==> run a: inputs <==
## Top_FFT
module Top_FFT #(
    parameter   INTEGER_SIZE = 4,
                FRACT_SIZE = 14,
                NFFT = 64
) (
    input       wire                                             clk, rst,
    input       wire                                             start_FFT,
    input       wire    signed  [INTEGER_SIZE+FRACT_SIZE-1:0]    serial_in_r, serial_in_i,
    output      wire    signed  [INTEGER_SIZE+FRACT_SIZE-1:0]    serial_out_r, serial_out_i,
    output      wire                                             end_FFT, data_valid_FFT
);
Settings: LEC_CHECK=0, ABC_AREA=1, CAP_MARGIN=20, CORE_MARGIN=2, CORE_UTILIZATION=67, CTS_CLUSTER_DIAMETER=28, CTS_CLUSTER_SIZE=77, PLACE_DENSITY=0.6, SETUP_SLACK_MARGIN=0.73, SLEW_MARGIN=20; clock period 6.92 ns.
run.sh (not shown) runs the stock make flow with config.mk's settings and CLKGATE_MAP_FILE=.
==> run b (differences from run a) <==
- ABC_AREA: 1 -> default
- CORE_UTILIZATION: 67 -> 65
- CTS_CLUSTER_DIAMETER: 28 -> 35
- CTS_CLUSTER_SIZE: 77 -> default
- SETUP_SLACK_MARGIN: 0.73 -> default
==> flow/constraint.sdc (replaced) <==
create_clock -name core_clock -period 6.16 [get_ports {clk}]
set_input_delay 1.2320 -clock core_clock [delete_from_list [all_inputs] [get_ports {clk}]]
set_output_delay 1.2320 -clock core_clock [all_outputs]
set_load 0.01 [all_outputs]
==> run c (differences from run a) <==
- ABC_AREA: 1 -> default
- CORE_UTILIZATION: 67 -> 70
- CTS_CLUSTER_DIAMETER: 28 -> default
- CTS_CLUSTER_SIZE: 77 -> 37
- SETUP_SLACK_MARGIN: 0.73 -> default
==> flow/constraint.sdc (replaced) <==
create_clock -name core_clock -period 8.76 [get_ports {clk}]
set_input_delay 1.7520 -clock core_clock [delete_from_list [all_inputs] [get_ports {clk}]]
set_output_delay 1.7520 -clock core_clock [all_outputs]
set_load 0.01 [all_outputs]
==> run d (differences from run a) <==
- ABC_AREA: 1 -> default
- CORE_UTILIZATION: 67 -> 72
- CTS_CLUSTER_DIAMETER: 28 -> default
- CTS_CLUSTER_SIZE: 77 -> default
- PLACE_DENSITY: 0.6 -> 0.4
- SETUP_SLACK_MARGIN: 0.73 -> default
==> flow/constraint.sdc (replaced) <==
create_clock -name core_clock -period 6.18 [get_ports {clk}]
set_input_delay 1.2360 -clock core_clock [delete_from_list [all_inputs] [get_ports {clk}]]
set_output_delay 1.2360 -clock core_clock [all_outputs]
set_load 0.01 [all_outputs]
==> run notes <==
yosys + openroad results -> Complex Gates by Area 5.39%, simple share under 10%, core area about 280000 um^2, H-tree Lvls 5, post-CTS setup buffers 43, ys cells ~18k, status stopped before the end, Log Error [ERROR GRT-0232] Routing congestion too high. Check the congestion heatmap in the GUI., Failed at global routing (5_1_grt), met3 usage roughly 29%
The numbers above come from run d.

==> run notes <==
yosys + openroad results -> Clock-cell share under 10%, Reg2Reg Depth 32, ys cells roughly 18k, DRT Wirelength roughly 520 mm, layout check failures antenna violations, Complex Gates by Area between 5 and 6%, largest net degree at the start of global routing 213, Antenna Nets Post-Route 1, post-CTS setup buffers 0, status complete, but fails checks, Power per Cell Area around 140 nW/um^2, H-tree Lvls 5, core area slightly below 300000 um^2, worst min path class flip-flop to flip-flop, Max Slew Vio Count 0, GRT met2 Usage around 58%, met3 usage roughly 7%
The numbers above come from run c.

==> run notes <==
yosys + openroad results -> Log Error [ERROR GRT-0116] Global routing finished with congestion. Check the congestion regions in the DRC Viewer., # IOs between 70 and 80, ys cells about 21k, Die Ht between 500 and 600 um, H-tree Lvls 6, core area 318000 um^2, Largest cells by area dfrtp_1 (39%), fa_1 (22%), ha_1 (9.6%), post-CTS setup buffers 37, Mapped Area between 200000 and 250000 um^2, Failed at global routing (5_1_grt), Place WS -0.452 ns, library cells used by synthesis roughly 70, met3 usage around 28%, Complex Gates by Area 6.01%, simple share ~11%, share of synthesized registers carrying an async set or reset about 100%, status stopped before the end
The numbers above come from run a.

==> run notes <==
yosys + openroad results -> status complete, but fails checks, layout check failures negative setup slack, ys cells roughly 18k, Critical Path RT roughly 7.0 ns, Final WS setup -1.84 ns, simple share 8.36%, setup violators final between 100 and 150, post-CTS setup buffers 30, period utilisation layout 130%, H-tree Lvls 5, Complex Gates by Area 5.39%, top cell category multi-input combinational cells, Worst R2R Setup Slack -1.84 ns, met3 usage around 4.4%
The numbers above come from run b.


========
==> inputs of try-harbor <==
Top_FFT again, from the RTL that the note above started with.
make LEC_CHECK=0 ABC_AREA=1 CAP_MARGIN=10 CORE_MARGIN=2 CORE_UTILIZATION=72 CTS_CLUSTER_DIAMETER=382 CTS_CLUSTER_SIZE=99 PLACE_DENSITY=0.6 SETUP_SLACK_MARGIN=-0.6 SLEW_MARGIN=20 TNS_END_PERCENT=10 finish   # period 6.09 ns
==> try-willow (differences from try-harbor) <==
- ABC_AREA: 1 -> not set
- CAP_MARGIN: 10 -> 20
- CTS_CLUSTER_DIAMETER: 382 -> not set
- CTS_CLUSTER_SIZE: 99 -> 10
- SETUP_SLACK_MARGIN: -0.6 -> 2.09
- TNS_END_PERCENT: 10 -> 5
==> flow/constraint.sdc (replaced) <==
create_clock -name core_clock -period 9.71 [get_ports {clk}]
set_input_delay 1.9420 -clock core_clock [delete_from_list [all_inputs] [get_ports {clk}]]
set_output_delay 1.9420 -clock core_clock [all_outputs]
set_load 0.01 [all_outputs]
==> try-ember (differences from try-harbor) <==
- ABC_AREA: 1 -> not set
- CAP_MARGIN: 10 -> 20
- CORE_UTILIZATION: 72 -> 40
- CTS_CLUSTER_DIAMETER: 382 -> not set
- CTS_CLUSTER_SIZE: 99 -> not set
- SETUP_SLACK_MARGIN: -0.6 -> not set
- TNS_END_PERCENT: 10 -> not set
==> flow/constraint.sdc (replaced) <==
create_clock -name core_clock -period 13.3 [get_ports {clk}]
set_input_delay 2.6600 -clock core_clock [delete_from_list [all_inputs] [get_ports {clk}]]
set_output_delay 2.6600 -clock core_clock [all_outputs]
set_load 0.01 [all_outputs]
==> comparison table <==
|  | try-willow | try-harbor | try-ember |
|---|---|---|---|
| Result of the run | finished clean | aborted with a tool error | finished clean |
| Stage where the flow stopped | - | 5_1_grt | - |
| Post-synth cell types | 90 | 70 | 90 |
| Clk pin slew, worst setup/hold paths | 0.07 ns | - | 0.06 ns |
| Power attributed to the clock group | 13.7 mW | - | 10.0 mW |
| Vias per cell | 5.997 | - | 4.769 |
| Number of clock buffers in the layout | 440 | - | 475 |
| Initial core utilization | 72.23% | 72.19% | 40.11% |
| Relative area change from synthesis to final layout | 9.374% | - | 10.16% |
| Endpoint of the worst-slack reg-to-reg timing path | ST2.MUL1.D1.out_data[31] | - | ST3.MUL1.D4.out_data[31] |
| Combinational fraction of the cell area | 47.78% | - | 46.94% |
| Non-Clock Inverter Count | 3,559 | - | 3,559 |
| Ratio of final minimum period to clock period | 85.64% | - | 81.19% |
| Multiplexer area fraction after synthesis | 1.606% | 0.7588% | 1.606% |
| Final worst setup slack | 1.394 ns | - | 2.502 ns |
| Post-route non-filler standard cell count | 22,014 | - | 24,944 |
| Number of fillers in the final layout | 16,213 | - | 47,224 |

========
==> garnet <==
Starting RTL as in the previous note.
==> flow/config.mk <==
export PLATFORM = sky130hd
export DESIGN_NAME = Top_FFT
export DESIGN_NICKNAME = Top_FFT
export VERILOG_FILES = /design/flow/design.v
export SDC_FILE = /design/flow/constraint.sdc
export NUM_CORES = 4
export LEC_CHECK = 0
export ABC_AREA = 1
export CAP_MARGIN = 20
export CORE_MARGIN = 2
export CORE_UTILIZATION = 72
export CTS_CLUSTER_DIAMETER = 372
export CTS_CLUSTER_SIZE = 99
export PLACE_DENSITY = 0.6
export SETUP_SLACK_MARGIN = 0.35
export SLEW_MARGIN = 20
==> flow/constraint.sdc <==
create_clock -name core_clock -period 3.99 [get_ports {clk}]
set_input_delay 0.7980 -clock core_clock [delete_from_list [all_inputs] [get_ports {clk}]]
set_output_delay 0.7980 -clock core_clock [all_outputs]
set_load 0.01 [all_outputs]
==> nickel: changes against garnet <==
--- a/flow/config.mk
+++ b/flow/config.mk
@@ -7,10 +7,9 @@
 export LEC_CHECK = 0
-export ABC_AREA = 1
-export CAP_MARGIN = 20
+export CAP_MARGIN = 10
 export CORE_MARGIN = 2
 export CORE_UTILIZATION = 72
-export CTS_CLUSTER_DIAMETER = 372
+export CTS_CLUSTER_DIAMETER = 228
 export CTS_CLUSTER_SIZE = 99
 export PLACE_DENSITY = 0.6
-export SETUP_SLACK_MARGIN = 0.35
+export SETUP_SLACK_MARGIN = 1.43
 export SLEW_MARGIN = 20
==> flow/constraint.sdc (replaced) <==
create_clock -name core_clock -period 6.09 [get_ports {clk}]
set_input_delay 1.2180 -clock core_clock [delete_from_list [all_inputs] [get_ports {clk}]]
set_output_delay 1.2180 -clock core_clock [all_outputs]
set_load 0.01 [all_outputs]
==> comparison <==
nickel did not get past detailed placement (3_5_place_dp), error DPL-0033. garnet stopped in clock tree synthesis (4_1_cts).
Die size: nickel is smaller than garnet (3.7%).
In nickel the area after synthesis is smaller than in garnet, by 3.8%.
Between nickel and garnet, the lower synthesized cell count is in nickel (gap 16%, measured against garnet).
==> figures <==
Per-instance average area after synthesis: garnet 10.1 um^2; nickel 11.5 um^2
Die outline area: garnet 301,000 um^2; nickel 290,000 um^2
Multiplexer share of the synthesized area: garnet 0.00759; nickel 0.0161
Post-Synth Simple-Gate Area: garnet 0.110; nickel 0.0836
Proportion of synthesized chip area in sequential cells: garnet 0.394; nickel 0.410
Area fraction in full adders, half adders and majority gates: garnet 0.316; nickel 0.329
Yosys-reported design area after synthesis: garnet 214,000 um^2; nickel 206,000 um^2
Final weighted congestion of routability-driven global placement: garnet 1.02; nickel 0.950
Gate count of the mapped netlist: garnet 21,170; nickel 17,814
Vert. Die Dim: garnet 549 um; nickel 538 um
Area of the mapped netlist: garnet 214,000 um^2; nickel 206,000 um^2
Complex-gate fraction of the synthesized area: garnet 0.0601; nickel 0.0539
Count of standard-cell rows: garnet 200; nickel 196
Portion of synthesized cell area occupied by the leading cell type: garnet 0.393; nickel 0.409
# Cells Yosys: garnet 21,170; nickel 17,814
Xor+xnor area frac: garnet 0.0226; nickel 0.0340
Floorplan utilization: garnet 0.722; nickel 0.722
Die outline width: garnet 549 um; nickel 538 um
Library cells used by synthesis: garnet 70; nickel 90
Result of the run: garnet stopped before the end; nickel stopped before the end
Failing step: garnet clock tree synthesis (4_1_cts); nickel detailed placement (3_5_place_dp)

========
==> 12-25: inputs <==
Top_FFT again, from the RTL that the note above started with.
export LEC_CHECK = 0
export ABC_AREA = 1
export CAP_MARGIN = 20
export CORE_MARGIN = 2
export CORE_UTILIZATION = 70
export CTS_CLUSTER_DIAMETER = 227
export CTS_CLUSTER_SIZE = 35
export MAX_ROUTING_LAYER = met4
export PLACE_DENSITY = 0.64
export SETUP_SLACK_MARGIN = 1.89
export SLEW_MARGIN = 20
create_clock -name core_clock -period 7.06 [get_ports {clk}]
==> 05-18 (differences from 12-25) <==
==> flow/config.mk (replaced) <==
export PLATFORM = sky130hd
export DESIGN_NAME = Top_FFT
export DESIGN_NICKNAME = Top_FFT
export VERILOG_FILES = /design/flow/design.v
export SDC_FILE = /design/flow/constraint.sdc
export NUM_CORES = 4
export LEC_CHECK = 0
export CAP_MARGIN = 20
export CORE_MARGIN = 2
export CORE_UTILIZATION = 69
export CTS_CLUSTER_SIZE = 11
export PLACE_DENSITY = 0.62
export SLEW_MARGIN = 20
==> flow/constraint.sdc (replaced) <==
create_clock -name core_clock -period 9.73 [get_ports {clk}]
set_input_delay 1.9460 -clock core_clock [delete_from_list [all_inputs] [get_ports {clk}]]
set_output_delay 1.9460 -clock core_clock [all_outputs]
set_load 0.01 [all_outputs]
==> 02-19 (differences from 12-25) <==
--- a/flow/config.mk
+++ b/flow/config.mk
@@ -7,3 +7,2 @@
 export LEC_CHECK = 0
-export ABC_AREA = 1
 export CAP_MARGIN = 20
@@ -12,6 +11,4 @@
 export CTS_CLUSTER_DIAMETER = 227
-export CTS_CLUSTER_SIZE = 35
-export MAX_ROUTING_LAYER = met4
-export PLACE_DENSITY = 0.64
-export SETUP_SLACK_MARGIN = 1.89
+export CTS_CLUSTER_SIZE = 14
+export PLACE_DENSITY = 0.6
 export SLEW_MARGIN = 20
==> flow/constraint.sdc (replaced) <==
create_clock -name core_clock -period 6.88 [get_ports {clk}]
set_input_delay 1.3760 -clock core_clock [delete_from_list [all_inputs] [get_ports {clk}]]
set_output_delay 1.3760 -clock core_clock [all_outputs]
set_load 0.01 [all_outputs]
==> 04-17 (differences from 12-25) <==
--- a/flow/config.mk
+++ b/flow/config.mk
@@ -10,8 +10,6 @@
 export CORE_MARGIN = 2
-export CORE_UTILIZATION = 70
-export CTS_CLUSTER_DIAMETER = 227
-export CTS_CLUSTER_SIZE = 35
-export MAX_ROUTING_LAYER = met4
+export CORE_UTILIZATION = 72
+export CTS_CLUSTER_DIAMETER = 228
+export CTS_CLUSTER_SIZE = 37
 export PLACE_DENSITY = 0.64
-export SETUP_SLACK_MARGIN = 1.89
 export SLEW_MARGIN = 20
==> flow/constraint.sdc (replaced) <==
create_clock -name core_clock -period 7.07 [get_ports {clk}]
set_input_delay 1.4140 -clock core_clock [delete_from_list [all_inputs] [get_ports {clk}]]
set_output_delay 1.4140 -clock core_clock [all_outputs]
set_load 0.01 [all_outputs]
==> qor summary <==
	04-17	05-18	02-19	12-25
Core area	296000 sq um	297000 sq um	293000 sq um	303000 sq um
Share of power burned in combinational logic	-	2.5%	3.0%	-
Average cell area after synthesis	10.1 sq um	11.5 sq um	11.5 sq um	10.1 sq um
Sequential power	-	0.0146 W	0.0207 W	-
Final Non-Filler Cells	-	22.1k	22.9k	-
Place WS	-0.437 ns	0.241 ns	-1.36 ns	-0.174 ns
Power Total	-	0.0282 W	0.0372 W	-
Outcome	did not finish	timing/DRC/antenna clean	finished with violations	did not finish
Failing step	global routing	-	-	global routing
Layout check failures	-	-	negative setup slack	-
WHS Endpoint	-	ST3.MS1.for_loop[1].genblk1.u1_i.out_data[15]$_DFF_PN0_	ST2.MS1.for_loop[6].genblk1.u1_i.out_data[12]$_DFF_PN0_	-
Synthesized-area fraction occupied by xor and xnor cells	2.26%	3.40%	3.40%	2.26%
Final net count	-	22.0k	23.0k	-
Share of power burned in registers	-	51.8%	55.7%	-
Heaviest power group	-	registers	registers	-

========
==> inputs of trial 72 <==
Starting RTL as in the previous note.
Settings: LEC_CHECK=0, ABC_AREA=1, CAP_MARGIN=15, CELL_PAD_IN_SITES_DETAIL_PLACEMENT=2, CORE_MARGIN=2, CORE_UTILIZATION=36, CTS_CLUSTER_DIAMETER=182, CTS_CLUSTER_SIZE=15, GPL_ROUTABILITY_DRIVEN=0, GPL_TIMING_DRIVEN=0, PLACE_DENSITY_LB_ADDON=0.08, SETUP_SLACK_MARGIN=-0.31, SLEW_MARGIN=20, TNS_END_PERCENT=70; clock period 8.4 ns.
==> trial 34: changes against trial 72 <==
- ABC_AREA: 1 -> not set
- CAP_MARGIN: 15 -> 20
- CELL_PAD_IN_SITES_DETAIL_PLACEMENT: 2 -> not set
- CORE_UTILIZATION: 36 -> 72
- CTS_CLUSTER_DIAMETER: 182 -> not set
- CTS_CLUSTER_SIZE: 15 -> not set
- GPL_ROUTABILITY_DRIVEN: 0 -> not set
- GPL_TIMING_DRIVEN: 0 -> not set
- PLACE_DENSITY: not set -> 0.6
- PLACE_DENSITY_LB_ADDON: 0.08 -> not set
- SETUP_SLACK_MARGIN: -0.31 -> not set
- TNS_END_PERCENT: 70 -> 5
==> flow/constraint.sdc (replaced) <==
create_clock -name core_clock -period 8.03 [get_ports {clk}]
set_input_delay 1.6060 -clock core_clock [delete_from_list [all_inputs] [get_ports {clk}]]
set_output_delay 1.6060 -clock core_clock [all_outputs]
set_load 0.01 [all_outputs]
==> run notes <==
yosys + openroad results -> yosys adder share 0.3163, fraction of area in registers 0.3594, status complete, but fails checks, Seq share, synth 0.3943, global route hottest layer met2, Die Ht 774.5 um, Routed Antenna Nets 0, Layout Check Fails negative setup slack, Non-Filler Instances 29,600, Final Hold Viols 0, Final Worst Setup Slack -0.1123 ns, Final setup violation count 10
(the above is from trial 72)
==> run notes <==
run results: Seq share, synth 0.4098, status did not finish, Error [ERROR DPL-0033] detailed placement checks failed during check placement., yosys adder share 0.3287, Die Ht 538.4 um, Post-Synth XOR/XNOR Area 0.03399, Avg Cell Area, Syn 11.54 um2, failing step 5_1_grt, EDFF count, synth 0, IO buf count 76
(the above is from trial 34)
No activity file was given, so power comes from the tool's default toggle rates.
